## fir_filter
module fir_filter
#(
    parameter NUM_ELEMENTS = 7
)
(
    input clk,
    input rst,
    input [ 7 : 0 ] weight_data,
    input [ 2 : 0 ] weight_idx,
    input weight_valid,
    output weight_ready,
    input [ 7 : 0 ] input_data,
    input input_valid,
    output input_ready,
    output [ 15 : 0 ] output_data,
    input output_ready,
    output output_valid
);
    assign weight_ready = 1;
    assign input_ready = 1;
    assign output_valid = 1;
    reg [7:0] weights [NUM_ELEMENTS-1:0];
    reg [7:0] values [NUM_ELEMENTS-1:0];
    integer i;
    always@(posedge clk)begin
        if (rst)begin
            for (i = 0; i< NUM_ELEMENTS; i = i+1)
                weights[i] = 0;
        end else if (weight_valid)
            weights[weight_idx] = weight_data;
        for (i = NUM_ELEMENTS-1; i> 0; i=i-1)begin
            values[i] <= rst?0:values[i-1];
        end
        values[0] <= rst?0:input_data;
    end
    wire [15:0] intermediate_sums [NUM_ELEMENTS-1:0];
  ...
Settings: LEC_CHECK=0, CAP_MARGIN=30, CORE_MARGIN=2, CORE_UTILIZATION=70, CTS_CLUSTER_DIAMETER=31, SLEW_MARGIN=20; clock period 7.58 ns.
run.sh (not shown) runs the stock make flow with config.mk's settings and CLKGATE_MAP_FILE=.
The baseline reached the layout checks and failed them: setup timing.
Edit:
--- a/flow/config.mk
+++ b/flow/config.mk
@@ -8 +8 @@
-export CAP_MARGIN = 30
+export CAP_MARGIN = 20
@@ -10,2 +10 @@
-export CORE_UTILIZATION = 70
-export CTS_CLUSTER_DIAMETER = 31
+export CORE_UTILIZATION = 40
==> flow/constraint.sdc (replaced) <==
create_clock -name core_clock -period 11.4 [get_ports {clk}]
set_input_delay 2.2800 -clock core_clock [delete_from_list [all_inputs] [get_ports {clk}]]
set_output_delay 2.2800 -clock core_clock [all_outputs]
set_load 0.01 [all_outputs]
What happened: This time the run completed without violations. Clock skew falls by 4.1 ps. Final cell count rises by about 1.7%. Area after synthesis stays the same. Cell area falls by 8.6%.

---

The RTL this note starts from:
==> flow/design.v <==
`timescale 1ns / 1ps
module fir_filter
#(
    parameter NUM_ELEMENTS = 7
)
(
    input clk,
    input rst,
    input [ 7 : 0 ] weight_data,
    input [ 2 : 0 ] weight_idx,
    input weight_valid,
    output weight_ready,
    input [ 7 : 0 ] input_data,
    input input_valid,
    output input_ready,
    output [ 15 : 0 ] output_data,
    input output_ready,
    output output_valid
);
    assign weight_ready = 1;
    assign input_ready = 1;
    assign output_valid = 1;
    reg [7:0] weights [NUM_ELEMENTS-1:0];
    reg [7:0] values [NUM_ELEMENTS-1:0];
    integer i;
    always@(posedge clk)begin
        if (rst)begin
            for (i = 0; i< NUM_ELEMENTS; i = i+1)
                weights[i] = 0;
        end else if (weight_valid)
            weights[weight_idx] = weight_data;
        for (i = NUM_ELEMENTS-1; i> 0; i=i-1)begin
            values[i] <= rst?0:values[i-1];
        end
        values[0] <= rst?0:input_data;
    end
    wire [15:0] intermediate_sums [NUM_ELEMENTS-1:0];
    assign output_data = intermediate_sums[NUM_ELEMENTS-1];  
    generate
        genvar j;
        for (j = 0; j<NUM_ELEMENTS; j=j+1)begin:summation
            assign intermediate_sums[j] = (j?intermediate_sums[j-1]:0) + values[j]*weights[j];
        end
    endgenerate
endmodule
Settings: LEC_CHECK=0, ABC_AREA=0, CAP_MARGIN=20, CELL_PAD_IN_SITES_GLOBAL_PLACEMENT=0, CORE_ASPECT_RATIO=1.22, CORE_MARGIN=2, CORE_UTILIZATION=72, CTS_CLUSTER_DIAMETER=87, GPL_ROUTABILITY_DRIVEN=1, GPL_TIMING_DRIVEN=1, MIN_ROUTING_LAYER=met1, PLACE_DENSITY=0.35, SETUP_SLACK_MARGIN=-0.15, SLEW_MARGIN=20, TNS_END_PERCENT=10; clock period 7.86 ns.
The first run ran to the end with violations: negative setup slack.
Rerun with:
ABC_AREA = not set   (was 0)
CELL_PAD_IN_SITES_GLOBAL_PLACEMENT = not set   (was 0)
CORE_ASPECT_RATIO = not set   (was 1.22)
CORE_UTILIZATION = 40   (was 72)
CTS_CLUSTER_DIAMETER = not set   (was 87)
GPL_ROUTABILITY_DRIVEN = not set   (was 1)
GPL_TIMING_DRIVEN = not set   (was 1)
MIN_ROUTING_LAYER = not set   (was met1)
PLACE_DENSITY = not set   (was 0.35)
SETUP_SLACK_MARGIN = not set   (was -0.15)
TNS_END_PERCENT = not set   (was 10)
clock period = 13.0 ns   (was 7.86 ns; I/O delays follow)
After rerunning: This time the run went through all stages and came out clean. Design area is lower by a few percent. Die size is higher by well over a third. Critical path depth is higher by 3. Power is lower by well over a third. Combinational power is lower by well over a third. Routed wire length is lower by a little under a tenth. Clock-buffer cell count is higher by 2. Register-to-register slack gains 5.0 ns. Setup slack gains 2.9 ns. Non-clock buffer count is lower by 200.
Rerun with:
CORE_ASPECT_RATIO = 0.5   (was not set)
CTS_CLUSTER_DIAMETER = 393   (was not set)
CTS_CLUSTER_SIZE = 100   (was not set)
TNS_END_PERCENT = 5   (was not set)
Result: Total power fell by 0.57%. Global-route usage rose by 0.32 points. Setup slack improved by 0.082 ns. Sequential power barely changes. Utilization rose by 0.73 points. Synthesized area is unchanged. Sequential share of layout area stays flat. Synthesized cell count stays the same.
Rerun with:
CORE_ASPECT_RATIO = 0.56   (was 0.5)
CORE_UTILIZATION = 22   (was 40)
CTS_CLUSTER_DIAMETER = not set   (was 393)
CTS_CLUSTER_SIZE = not set   (was 100)
GPL_TIMING_DRIVEN = 0   (was not set)
MIN_ROUTING_LAYER = met2   (was not set)
PLACE_DENSITY_LB_ADDON = 0.05   (was not set)
SETUP_SLACK_MARGIN = 3.51   (was not set)
TNS_END_PERCENT = not set   (was 5)
Fmax went up by 7.0%.
Sequential cell count stays the same.
Clock power goes up by 23%.
Worst hold slack got worse by 0.015 ns.
Synthesized cell count is unchanged.
Routed wire length is higher by 48%.
Global-route usage rose by 3.9 points.
Via count grows by 46%.
Setup slack improves by 0.73 ns.
Non-clock buffer count is higher by 131.
Rerun with:
CORE_ASPECT_RATIO = 0.5   (was 0.56)
CORE_UTILIZATION = 65   (was 22)
CTS_CLUSTER_DIAMETER = 393   (was not set)
CTS_CLUSTER_SIZE = 99   (was not set)
GPL_TIMING_DRIVEN = not set   (was 0)
MIN_ROUTING_LAYER = not set   (was met2)
PLACE_DENSITY_LB_ADDON = not set   (was 0.05)
SETUP_SLACK_MARGIN = not set   (was 3.51)
TNS_END_PERCENT = 5   (was not set)
Outcome:
- via count went down by 28%
- worst hold slack improved by 0.021 ns
- final area went down by 11%
- synthesized cell count is unchanged
- clock power went down by 16%

---

## pepper
Starts from the design.v that is shown in full above.
make LEC_CHECK=0 ABC_AREA=1 CAP_MARGIN=20 CORE_MARGIN=2 CORE_UTILIZATION=72 SLEW_MARGIN=20 finish   # period 11.5 ns
pepper: no failed stages, no open violations at the end
What harbor does differently from pepper at the input level:
Settings: an added CTS_CLUSTER_DIAMETER of 40; an added MAX_ROUTING_LAYER of met4; an added SETUP_SLACK_MARGIN of -0.49; a deleted ABC_AREA that had been 1; a change of the clock period (ns, I/O delays scaled along) from 11.5 to 8.1.
Findings:
In harbor the implementation ran to completion but is not tape-out ready, as the final checks report negative setup slack.
Comparing harbor and pepper, the higher fraction of area in registers is on pepper.
pepper ended up with sky130_fd_sc_hd__dfxtp_1 as its cell at the slowest stage of the critical path; harbor ended up with sky130_fd_sc_hd__fa_1.
As far as global-route wire length before repair is concerned, pepper and harbor perform about the same.
Going from pepper to harbor, register cell area after layout saw an increase, smallest setup slack after layout lower, share of the clock period used by the worst path went up, average wire per cell in the routed design moved up.
Power (harbor vs. pepper) increases by more than half
Diff pepper -> harbor | count of cells along the worst hold path | decrease of 1
### harbor -> fjord
Settings: CORE_UTILIZATION changed from 72 to 59; MAX_ROUTING_LAYER removed (was met4); SETUP_SLACK_MARGIN changed from -0.49 to 2.29; CTS_CLUSTER_DIAMETER removed (was 40); the clock period (ns, I/O delays scaled along) changed from 8.1 to 7.94.
==> results <==
Nothing crashed in fjord and all stages finished; the problem is that the final layout failed, the offending checks being negative setup slack.
Any difference in clock-pin transition on the worst setup and hold timing paths between harbor and fjord is small enough to ignore.
Re cell area reported after detailed placement: fjord is 1.8% up on harbor.
[diff] peak supply drop, fjord relative to harbor: improvement
Compared with harbor, in fjord total via count in the routed design dropped 462; count of clock-buffer cells in the layout higher; global-route wire length before repair saw an increase.
Top fanout value on the critical path: harbor and fjord compared, lower one is harbor
Design area of fjord exceeds that of harbor by a few percent.
The following lists how xenon was set up differently from fjord:
Settings: changing CORE_UTILIZATION from 59 to 20; removing SETUP_SLACK_MARGIN (formerly 2.29); changing the clock period (ns, I/O delays scaled along) from 7.94 to 11.4.
xenon reached the end of the flow, and the finished layout is clean on the timing, DRC and antenna checks.
xenon vs. fjord: clock power share now sits higher, register cell area after layout now sits lower, residual DRC count now sits at about the same level, routed length on met1 now sits lower.
fjord has a lower sequential share of layout area than xenon.
Design area ends up higher on fjord.

---

## violet
// fir_filter: RTL as listed in full above, without the edits since
make LEC_CHECK=0 CAP_MARGIN=20 CORE_MARGIN=2 CORE_UTILIZATION=68 HOLD_SLACK_MARGIN=-0.09 SETUP_SLACK_MARGIN=-0.55 SLEW_MARGIN=20 TNS_END_PERCENT=5 finish   # period 8.32 ns
violet: all stages done; final checks FAILED (setup timing).
[inputs] juniper vs violet
# violet
export LEC_CHECK = 0
export CAP_MARGIN = 20
export CORE_MARGIN = 2
export CORE_UTILIZATION = 68
export HOLD_SLACK_MARGIN = -0.09
export SETUP_SLACK_MARGIN = -0.55
export SLEW_MARGIN = 20
export TNS_END_PERCENT = 5
create_clock -name core_clock -period 8.32 [get_ports {clk}]
# juniper
export LEC_CHECK = 0
export CAP_MARGIN = 10
export CORE_MARGIN = 2
export CORE_UTILIZATION = 72
export CTS_CLUSTER_DIAMETER = 42
export CTS_CLUSTER_SIZE = 96
export HOLD_SLACK_MARGIN = -0.09
export MAX_ROUTING_LAYER = met4
export PLACE_DENSITY = 0.35
export SETUP_SLACK_MARGIN = 2.24
export SLEW_MARGIN = 20
export TNS_END_PERCENT = 5
create_clock -name core_clock -period 8.32 [get_ports {clk}]
### Flow results
Finished, but not clean: juniper, with setup timing. When juniper is measured against violet, its core utilization turns out 5.9 points higher. Relative to violet, final tally of setup violations decreased by 2 in juniper. Of juniper and violet, violet shows the lower portion of total power attributed to the clock network, with juniper above it. Across both runs, count of non-filler cells in the finished layout was lower for juniper than for violet. Compared with violet, in juniper clock-pin transition on the worst setup and hold timing paths shows no meaningful change, maximum achievable frequency went up by 0.91%, global routing met2 resource utilization increased by 3.0 points relative to the old numbers. Relative to violet, worst slew margin relative to its limit has gone up in juniper.
Modified inputs, ember compared to juniper
# juniper
export LEC_CHECK = 0
export CAP_MARGIN = 10
export CORE_MARGIN = 2
export CORE_UTILIZATION = 72
export CTS_CLUSTER_DIAMETER = 42
export CTS_CLUSTER_SIZE = 96
export HOLD_SLACK_MARGIN = -0.09
export MAX_ROUTING_LAYER = met4
export PLACE_DENSITY = 0.35
export SETUP_SLACK_MARGIN = 2.24
export SLEW_MARGIN = 20
export TNS_END_PERCENT = 5
create_clock -name core_clock -period 8.32 [get_ports {clk}]
# ember
export LEC_CHECK = 0
export CAP_MARGIN = 20
export CORE_MARGIN = 2
export CORE_UTILIZATION = 64
export SLEW_MARGIN = 20
export TNS_END_PERCENT = 5
create_clock -name core_clock -period 9.99 [get_ports {clk}]
--- outcome ---
ember completed every stage of the flow, and the final layout passed the timing, DRC and antenna checks. On relative contribution of sequential cells to total power: between juniper and ember, it ends up higher for ember. | die extent in x | ember vs juniper | about 6% higher |. The area after synthesis on ember is in line with that on juniper. Via count, ember vs juniper: down by a few percent. Where hold slack is concerned, juniper is outperformed by ember. Of the two values seen for critical path startpoint, weights[4][3]$_SDFFCE_PN0P_ was produced by juniper and weights[0][5]$_SDFFCE_PN0P_ by ember.

---

Setup of v20:
RTL: the design.v shown in full above, as it stands there.
export LEC_CHECK = 0
export ABC_AREA = 1
export CAP_MARGIN = 30
export CORE_MARGIN = 2
export CORE_UTILIZATION = 72
export CTS_CLUSTER_DIAMETER = 31
export PLACE_DENSITY = 0.35
export SLEW_MARGIN = 20
create_clock -name core_clock -period 7.58 [get_ports {clk}]
To summarise v20: no stage aborted, but the layout did not pass its checks, failing on negative setup slack.
### v20 -> v23
- an added PLACE_DENSITY_LB_ADDON of 0.2
- an added CTS_CLUSTER_SIZE of 15
- a deleted PLACE_DENSITY that had been 0.35
- a change of CORE_UTILIZATION from 72 to 70
Notes after the runs:
- Across v20 and v23, no clean finish was achieved.
- Chip height: v23 vs v20 up 1.4%
- Met2 track demand over resource in global routing: lower on v23
- Against v20 as the reference, v23 delivers a lower least setup slack across all paths after layout.
- Of v20 and v23, the run reporting the lower power density normalized to cell area was v23.
- Between v20 and v23, summed negative setup slack over all endpoints increased.
## Diff of input files: v10 against v23
- clearing PLACE_DENSITY_LB_ADDON, which used to be 0.2
- clearing CTS_CLUSTER_DIAMETER, which used to be 31
- putting SETUP_SLACK_MARGIN at 2.89 where nothing was set
- clearing ABC_AREA, which used to be 1
- swapping 70 for 40 in CORE_UTILIZATION
- clearing CTS_CLUSTER_SIZE, which used to be 15
- swapping 30 for 20 in CAP_MARGIN
- swapping 7.58 for 11.4 in the clock period (ns, I/O delays scaled along)
## What came out
Having completed the whole flow, v10 delivered a layout that passed the timing, DRC and antenna checks. Between v10 and v23, post-synthesis average cell area is higher for v10, v23 comes in under that. Summary of v10 over v23: clock share of power went up 3.8 points, synthesized cell area went down about 5.7%, combinational share of cell area went up 8.4 points, number of global-route vias before repair went down 3,161, utilization went down 37 points. Against v23, vias after detailed routing in v10 fell by more than 10%. When v10 is measured against v23, its global-route wire length before repair turns out 9.7% lower. Multi-input combinational cell count went down by a few percent going from v23 to v10. Note that the total power recorded for v10 amounts to 0.49 times the value seen in v23.
Setup changes, v10 to v12
- putting CTS_CLUSTER_DIAMETER at 274 where nothing was set
- putting CORE_ASPECT_RATIO at 0.78 where nothing was set
- clearing SETUP_SLACK_MARGIN, which used to be 2.89
- putting CTS_CLUSTER_SIZE at 26 where nothing was set
- putting ABC_AREA at 1 where nothing was set
- swapping 11.4 for 13.0 in the clock period (ns, I/O delays scaled along)
## What came out
- Run comparison: v10 timing startpoint of the critical path weights[0][5]; v12 timing startpoint of the critical path values[0][6]
- v12 ends up with a post-synthesis chip area from yosys that is about 6% higher than in v10.
- v12 vs v10: count of inverters not on the clock network in the layout up in v12
- Comparing v12 and v10, the higher length of routed met2 wiring is on v10.
- Going from v10 to v12, synthesized cell count +29%, share of cell area taken by multi-input logic gates decreased 5.1 points, cell count of the worst reg-to-reg path up 1.
## Diff of input files: v46 against v12
- swapping 26 for 100 in CTS_CLUSTER_SIZE
- swapping 0.78 for 1.06 in CORE_ASPECT_RATIO
- putting SETUP_SLACK_MARGIN at 2.3 where nothing was set
- clearing ABC_AREA, which used to be 1
- swapping 274 for 393 in CTS_CLUSTER_DIAMETER
- putting TNS_END_PERCENT at 5 where nothing was set
- swapping 40 for 57 in CORE_UTILIZATION
Findings:
- v46 vs. v12: cell count after synthesis decreased 23%; area of all placed cells without fillers went down; die height shows a reduction of about 5%; total power decreased by 67 µW relative to the old numbers.
- Looking at length in cells of the worst reg-to-reg path, v46 sits below v12.
- Fraction of standard cell area in multi-input logic: v46 vs v12 up 6.8 points
- Between v12 and v46, the flow reports vias per cell increasing by more than 10%.
- v12 → v46: share of total power in combinational logic has decreased, ratio of final minimum period to clock period shrank by 3.2 points, minimum setup slack after placement fell by 0.053 ns.
- v46: worst-margin pin slew is 0.067 ns lower than what v12 reported.

---

// fir_filter: RTL as listed in full above, without the edits since
clock: 7.86 ns
lec_check: 0
abc_area: 0
cap_margin: 20
cell_pad_in_sites_global_placement: 0
core_aspect_ratio: 1.22
core_margin: 2
core_utilization: 72
cts_cluster_diameter: 87
cts_cluster_size: 79
gpl_routability_driven: 1
gpl_timing_driven: 1
min_routing_layer: met1
place_density: 0.35
setup_slack_margin: 2.35
slew_margin: 20
tns_end_percent: 100
The starting point completed and failed the layout checks on setup timing.
==> next run, changes <==
==> flow/config.mk (replaced) <==
export PLATFORM = sky130hd
export DESIGN_NAME = fir_filter
export DESIGN_NICKNAME = fir_filter
export VERILOG_FILES = /design/flow/design.v
export SDC_FILE = /design/flow/constraint.sdc
export NUM_CORES = 4
export LEC_CHECK = 0
export ABC_AREA = 1
export CAP_MARGIN = 20
export CORE_MARGIN = 2
export CORE_UTILIZATION = 72
export CTS_CLUSTER_DIAMETER = 400
export CTS_CLUSTER_SIZE = 98
export SLEW_MARGIN = 20
==> flow/constraint.sdc (replaced) <==
create_clock -name core_clock -period 7.34 [get_ports {clk}]
set_input_delay 1.4680 -clock core_clock [delete_from_list [all_inputs] [get_ports {clk}]]
set_output_delay 1.4680 -clock core_clock [all_outputs]
set_load 0.01 [all_outputs]
After rerunning: The new run finished but fails on setup timing; total power climbs by 20%; die size came out higher by 5.8%; wire length fell by 6.1%; area after synthesis went up by 6.0%; critical path depth rises by 2; flip-flop count is unchanged; final cell count is higher by 18%.
==> next run, changes <==
--- a/flow/config.mk
+++ b/flow/config.mk
@@ -7,8 +7,8 @@
 export LEC_CHECK = 0
-export ABC_AREA = 1
 export CAP_MARGIN = 20
 export CORE_MARGIN = 2
-export CORE_UTILIZATION = 72
-export CTS_CLUSTER_DIAMETER = 400
+export CORE_UTILIZATION = 40
+export CTS_CLUSTER_DIAMETER = 282
 export CTS_CLUSTER_SIZE = 98
+export PLACE_DENSITY = 0.41
 export SLEW_MARGIN = 20
==> flow/constraint.sdc (replaced) <==
create_clock -name core_clock -period 13.0 [get_ports {clk}]
set_input_delay 2.6000 -clock core_clock [delete_from_list [all_inputs] [get_ports {clk}]]
set_output_delay 2.6000 -clock core_clock [all_outputs]
set_load 0.01 [all_outputs]
Result: This time the run went through all stages and came out clean. Core utilization shrinks by 41 points. Die size grows by 68%. Via count went down by 22%. Sequential cell count stays the same. Power goes down by 61%. Clock power drops by 42%. First-iteration DRC count falls by 44%. Final cell count shrinks by 14%. Wire length rose by 3.7%. Clock skew went up by 0.0033 ns.
==> next run, changes <==
--- a/flow/config.mk
+++ b/flow/config.mk
@@ -9,6 +9,5 @@
 export CORE_MARGIN = 2
-export CORE_UTILIZATION = 40
-export CTS_CLUSTER_DIAMETER = 282
+export CORE_UTILIZATION = 66
+export CTS_CLUSTER_DIAMETER = 258
 export CTS_CLUSTER_SIZE = 98
-export PLACE_DENSITY = 0.41
 export SLEW_MARGIN = 20
Sequential cell count does not change.
Maximum frequency increases by 1.6%.
Total power decreases by 0.51%.
Setup slack improved by 0.18 ns.
Area after synthesis does not change.
Worst hold slack hardly moves.
Design area falls by 1.5%.
Wire length goes down by 14%.
Count of clock-buffer cells in the layout shrinks by 1.
Die size goes down by 39%.
Power figures rest on the tool's default switching activity, not on a simulated workload.
